==> flow/design.v (excerpt) <==
module test_wrapper #(
	parameter SYS_VERSION = 41,
	parameter WIDTH = 16,
	parameter NUM_SUB_MON = 3
)(
	input clk,
	input reset,
	input       [5:0] slave_address,
	input             slave_read,
	input             slave_write,
	input      [31:0] slave_writedata,
	output reg [31:0] slave_readdata,
	output [WIDTH-1:0] dut_a,
	output [WIDTH-1:0] dut_b,
	input  [WIDTH-1:0] dut_out
);
Settings: LEC_CHECK=0, CAP_MARGIN=10, CORE_MARGIN=2, CORE_UTILIZATION=72, CTS_CLUSTER_DIAMETER=58, CTS_CLUSTER_SIZE=32, HOLD_SLACK_MARGIN=-0.05, PLACE_DENSITY=0.64, SETUP_SLACK_MARGIN=0.51, SLEW_MARGIN=20; clock period 2.08 ns.
run.sh (not shown) runs the stock make flow with config.mk's settings and CLKGATE_MAP_FILE=.
The starting point finished but fails on negative setup slack.
Change:
Settings changed: CAP_MARGIN 10 to 20, CTS_CLUSTER_DIAMETER 58 to default, CTS_CLUSTER_SIZE 32 to 50, HOLD_SLACK_MARGIN -0.05 to default, PLACE_DENSITY 0.64 to 0.76, SETUP_SLACK_MARGIN 0.51 to default.
Clock period 2.08 ns to 2.94 ns, I/O delays scaled along.
What happened: The new run produced a clean layout; power came out lower by 20%; area after synthesis is unchanged; utilization goes down by 8.3 points; cell count came out lower by 6.1%; die area is unchanged; non-clock buffer count drops by 266; design area drops by 9.0%.

* * *

test_wrapper again, from the RTL that the note above started with.
==> flow/design.v (excerpt) <==
module test_wrapper #(
	parameter SYS_VERSION = 41,
	parameter WIDTH = 16,
	parameter NUM_SUB_MON = 3
)(
	input clk,
	input reset,
	input       [5:0] slave_address,
	input             slave_read,
	input             slave_write,
	input      [31:0] slave_writedata,
	output reg [31:0] slave_readdata,
	output [WIDTH-1:0] dut_a,
	output [WIDTH-1:0] dut_b,
	input  [WIDTH-1:0] dut_out
);
export LEC_CHECK = 0
export CAP_MARGIN = 30
export CELL_PAD_IN_SITES_GLOBAL_PLACEMENT = 0
export CORE_ASPECT_RATIO = 1.0
export CORE_MARGIN = 2
export CORE_UTILIZATION = 72
export CTS_CLUSTER_DIAMETER = 27
export CTS_CLUSTER_SIZE = 22
export GPL_TIMING_DRIVEN = 1
export PLACE_DENSITY = 0.36
export SETUP_SLACK_MARGIN = 0.62
export SLEW_MARGIN = 25
export TNS_END_PERCENT = 100
create_clock -name core_clock -period 2.48 [get_ports {clk}]
The first run stopped in global routing (GRT-0232).
Next try:
==> flow/config.mk (replaced) <==
export PLATFORM = sky130hd
export DESIGN_NAME = test_wrapper
export DESIGN_NICKNAME = test_wrapper
export VERILOG_FILES = /design/flow/design.v
export SDC_FILE = /design/flow/constraint.sdc
export NUM_CORES = 4
export LEC_CHECK = 0
export CAP_MARGIN = 20
export CORE_MARGIN = 2
export CORE_UTILIZATION = 72
export CTS_CLUSTER_SIZE = 31
export HOLD_SLACK_MARGIN = -0.09
export SLEW_MARGIN = 20
==> flow/constraint.sdc (replaced) <==
create_clock -name core_clock -period 2.21 [get_ports {clk}]
set_input_delay 0.4420 -clock core_clock [delete_from_list [all_inputs] [get_ports {clk}]]
set_output_delay 0.4420 -clock core_clock [all_outputs]
set_load 0.01 [all_outputs]
=>
- The new run reached the layout checks and failed them: setup timing
- die area is unchanged
- synthesized area stays the same
- synthesized cell count does not change
Next try:
--- a/flow/config.mk
+++ b/flow/config.mk
@@ -10,3 +10 @@
-export CORE_UTILIZATION = 72
-export CTS_CLUSTER_SIZE = 31
-export HOLD_SLACK_MARGIN = -0.09
+export CORE_UTILIZATION = 11
==> flow/constraint.sdc (replaced) <==
create_clock -name core_clock -period 3.73 [get_ports {clk}]
set_input_delay 0.7460 -clock core_clock [delete_from_list [all_inputs] [get_ports {clk}]]
set_output_delay 0.7460 -clock core_clock [all_outputs]
set_load 0.01 [all_outputs]
Effect: With this change the flow went through all stages and came out clean. Count of clock-buffer cells in the layout came out lower by 10. Power came out lower by 38%. Worst hold slack got worse by 3.7 ps.
Next try:
--- a/flow/config.mk
+++ b/flow/config.mk
@@ -10 +10,3 @@
-export CORE_UTILIZATION = 11
+export CORE_UTILIZATION = 71
+export CTS_CLUSTER_DIAMETER = 285
+export PLACE_DENSITY = 0.39
==> flow/constraint.sdc (replaced) <==
create_clock -name core_clock -period 2.01 [get_ports {clk}]
set_input_delay 0.4020 -clock core_clock [delete_from_list [all_inputs] [get_ports {clk}]]
set_output_delay 0.4020 -clock core_clock [all_outputs]
set_load 0.01 [all_outputs]
After rerunning: The new run finished with setup timing left. First-iteration DRC count rose by 100%. Count of clock-buffer cells in the layout rose by 5. Hold slack gains 17 ps. Design area falls by 1.8%. Via count came out higher by 16%. Routed wire length rises by 5.0%. Global-route usage grows by 31 points.

* * *

test_wrapper again, from the RTL that the note above started with.
Design test_wrapper, start of the top module:
module test_wrapper #(
	parameter SYS_VERSION = 41,
	parameter WIDTH = 16,
	parameter NUM_SUB_MON = 3
)(
	input clk,
	input reset,
	input       [5:0] slave_address,
	input             slave_read,
	input             slave_write,
	input      [31:0] slave_writedata,
	output reg [31:0] slave_readdata,
	output [WIDTH-1:0] dut_a,
	output [WIDTH-1:0] dut_b,
	input  [WIDTH-1:0] dut_out
);
Settings: LEC_CHECK=0, ABC_AREA=1, CAP_MARGIN=10, CELL_PAD_IN_SITES_DETAIL_PLACEMENT=1, CELL_PAD_IN_SITES_GLOBAL_PLACEMENT=2, CORE_ASPECT_RATIO=1.83, CORE_MARGIN=2, CORE_UTILIZATION=69, CTS_CLUSTER_SIZE=20, HOLD_SLACK_MARGIN=-0.03, MAX_ROUTING_LAYER=met5, MIN_ROUTING_LAYER=met2, PLACE_DENSITY_LB_ADDON=0.23, SLEW_MARGIN=20; clock period 2.34 ns.
The first run ended with an error in 3_1_place_gp_skip_io.
Edit:
Settings changed: CAP_MARGIN 10 to 20, CELL_PAD_IN_SITES_DETAIL_PLACEMENT 1 to not set, CELL_PAD_IN_SITES_GLOBAL_PLACEMENT 2 to not set, CORE_ASPECT_RATIO 1.83 to not set, CORE_UTILIZATION 69 to 40, CTS_CLUSTER_SIZE 20 to not set, HOLD_SLACK_MARGIN -0.03 to -0.09, MAX_ROUTING_LAYER met5 to not set, MIN_ROUTING_LAYER met2 to not set, PLACE_DENSITY_LB_ADDON 0.23 to not set, SETUP_SLACK_MARGIN set to 0.59.
Clock period 2.34 ns to 3.0 ns, I/O delays scaled along.
=>
- Now the flow passed the timing, DRC and antenna checks
- synthesized area does not change
- synthesized cell count stays the same
- die area increases by 71%
Edit:
Settings changed: ABC_AREA 1 to not set, CORE_UTILIZATION 40 to 64, HOLD_SLACK_MARGIN -0.09 to not set, SETUP_SLACK_MARGIN 0.59 to not set.
Clock period 3.0 ns to 2.12 ns, I/O delays scaled along.
Now the flow produced a layout that fails on setup timing.
Synthesized area fell by 6.6%.
Non-clock buffer count is higher by 191.
Sequential power is higher by 42%.
Utilization grows by 33 points.
Hold slack is about the same.
Clock skew shrinks by 0.039 ns.
Wire length came out lower by 16%.
Combinational power climbs by 47%.
Edit:
Settings changed: CORE_UTILIZATION 64 to 33.
Clock period 2.12 ns to 2.8 ns, I/O delays scaled along.
What happened: This time the run finished clean; wire length drops by 3.5%; cell area drops by about 3.7%; utilization drops by 41 points; clock power drops by 22%.
Edit:
Settings changed: CORE_UTILIZATION 33 to 72, CTS_CLUSTER_SIZE set to 50, HOLD_SLACK_MARGIN set to -0.1, PLACE_DENSITY set to 0.76.
Clock period 2.8 ns to 3.12 ns, I/O delays scaled along.
Effect: The new run ran to the end with no violations; wire length came out higher slightly; die area came out lower by well over a third; design area came out lower by a few percent; critical path depth came out lower by 1; clock-buffer cell count came out lower by 8; non-clock buffer count came out lower by 21; register-to-register slack improves by 0.16 ns.

* * *

test_wrapper again, from the RTL that the note above started with.
Settings: LEC_CHECK=0, CAP_MARGIN=10, CORE_MARGIN=2, CORE_UTILIZATION=72, CTS_CLUSTER_DIAMETER=381, CTS_CLUSTER_SIZE=32, HOLD_SLACK_MARGIN=0.29, PLACE_DENSITY=0.64, SETUP_SLACK_MARGIN=-0.16, SLEW_MARGIN=20; clock period 2.08 ns.
The starting point finished with setup timing left.
Then changed:
--- a/flow/config.mk
+++ b/flow/config.mk
@@ -7,9 +7,8 @@
 export LEC_CHECK = 0
-export CAP_MARGIN = 10
+export ABC_AREA = 1
+export CAP_MARGIN = 30
 export CORE_MARGIN = 2
-export CORE_UTILIZATION = 72
-export CTS_CLUSTER_DIAMETER = 381
-export CTS_CLUSTER_SIZE = 32
+export CORE_UTILIZATION = 70
+export CTS_CLUSTER_SIZE = 24
 export HOLD_SLACK_MARGIN = 0.29
-export PLACE_DENSITY = 0.64
 export SETUP_SLACK_MARGIN = -0.16
==> flow/constraint.sdc (replaced) <==
create_clock -name core_clock -period 1.62 [get_ports {clk}]
set_input_delay 0.3240 -clock core_clock [delete_from_list [all_inputs] [get_ports {clk}]]
set_output_delay 0.3240 -clock core_clock [all_outputs]
set_load 0.01 [all_outputs]
Outcome: The changed run finished but failed the layout checks on setup timing. Via count increases by 53%. Hold slack is worse by 0.033 ns. Synthesized area increases by 7.1%. Global-route usage increases by 14 points. Setup slack is worse by 0.61 ns. Combinational power increases by about 70%. Final cell count increases by 36%. Cell area increases by about 15%. Total power increases by about 70%. Die area increases by 10%.
Then changed:
--- a/flow/config.mk
+++ b/flow/config.mk
@@ -8,8 +8,9 @@
 export ABC_AREA = 1
-export CAP_MARGIN = 30
+export CAP_MARGIN = 20
 export CORE_MARGIN = 2
 export CORE_UTILIZATION = 70
-export CTS_CLUSTER_SIZE = 24
-export HOLD_SLACK_MARGIN = 0.29
-export SETUP_SLACK_MARGIN = -0.16
+export CTS_CLUSTER_DIAMETER = 57
+export CTS_CLUSTER_SIZE = 49
+export PLACE_DENSITY = 0.73
+export SETUP_SLACK_MARGIN = 0.46
 export SLEW_MARGIN = 20
==> flow/constraint.sdc (replaced) <==
create_clock -name core_clock -period 1.55 [get_ports {clk}]
set_input_delay 0.3100 -clock core_clock [delete_from_list [all_inputs] [get_ports {clk}]]
set_output_delay 0.3100 -clock core_clock [all_outputs]
set_load 0.01 [all_outputs]
=> The new run failed in 5_1_grt. Area after synthesis stays the same. Die area does not change. Synthesized cell count is unchanged.
Then changed:
==> flow/config.mk (replaced) <==
export PLATFORM = sky130hd
export DESIGN_NAME = test_wrapper
export DESIGN_NICKNAME = test_wrapper
export VERILOG_FILES = /design/flow/design.v
export SDC_FILE = /design/flow/constraint.sdc
export NUM_CORES = 4
export LEC_CHECK = 0
export CAP_MARGIN = 20
export CORE_MARGIN = 2
export CORE_UTILIZATION = 72
export CTS_CLUSTER_SIZE = 31
export HOLD_SLACK_MARGIN = -0.09
export PLACE_DENSITY = 0.64
export SETUP_SLACK_MARGIN = 0.42
export SLEW_MARGIN = 20
Effect: The new run did not get past 4_1_cts. Die size goes down by 9.0%. Synthesized area drops by 6.6%. Synthesized cell count goes down by 29%.
Then changed:
--- a/flow/config.mk
+++ b/flow/config.mk
@@ -9,7 +9,3 @@
 export CORE_MARGIN = 2
-export CORE_UTILIZATION = 72
-export CTS_CLUSTER_SIZE = 31
-export HOLD_SLACK_MARGIN = -0.09
-export PLACE_DENSITY = 0.64
-export SETUP_SLACK_MARGIN = 0.42
+export CORE_UTILIZATION = 68
 export SLEW_MARGIN = 20
==> flow/constraint.sdc (replaced) <==
create_clock -name core_clock -period 2.94 [get_ports {clk}]
set_input_delay 0.5880 -clock core_clock [delete_from_list [all_inputs] [get_ports {clk}]]
set_output_delay 0.5880 -clock core_clock [all_outputs]
set_load 0.01 [all_outputs]
Effect: This time the run produced a clean layout. Area after synthesis stays the same. Synthesized cell count stays the same. Die size rose by a few percent.
Then changed:
--- a/flow/config.mk
+++ b/flow/config.mk
@@ -7,5 +7,6 @@
 export LEC_CHECK = 0
-export CAP_MARGIN = 20
+export CAP_MARGIN = 30
 export CORE_MARGIN = 2
-export CORE_UTILIZATION = 68
+export CORE_UTILIZATION = 70
+export CTS_CLUSTER_SIZE = 24
 export SLEW_MARGIN = 20
==> flow/constraint.sdc (replaced) <==
create_clock -name core_clock -period 1.95 [get_ports {clk}]
set_input_delay 0.3900 -clock core_clock [delete_from_list [all_inputs] [get_ports {clk}]]
set_output_delay 0.3900 -clock core_clock [all_outputs]
set_load 0.01 [all_outputs]
After rerunning: The changed run finished but failed the layout checks on setup timing; setup slack gets worse by 0.59 ns; die size came out lower by 2.8%; global-route usage climbs by 7.6 points; power rises by 53%; wire length is higher by 28%.
Power and IR drop assume default switching activity.
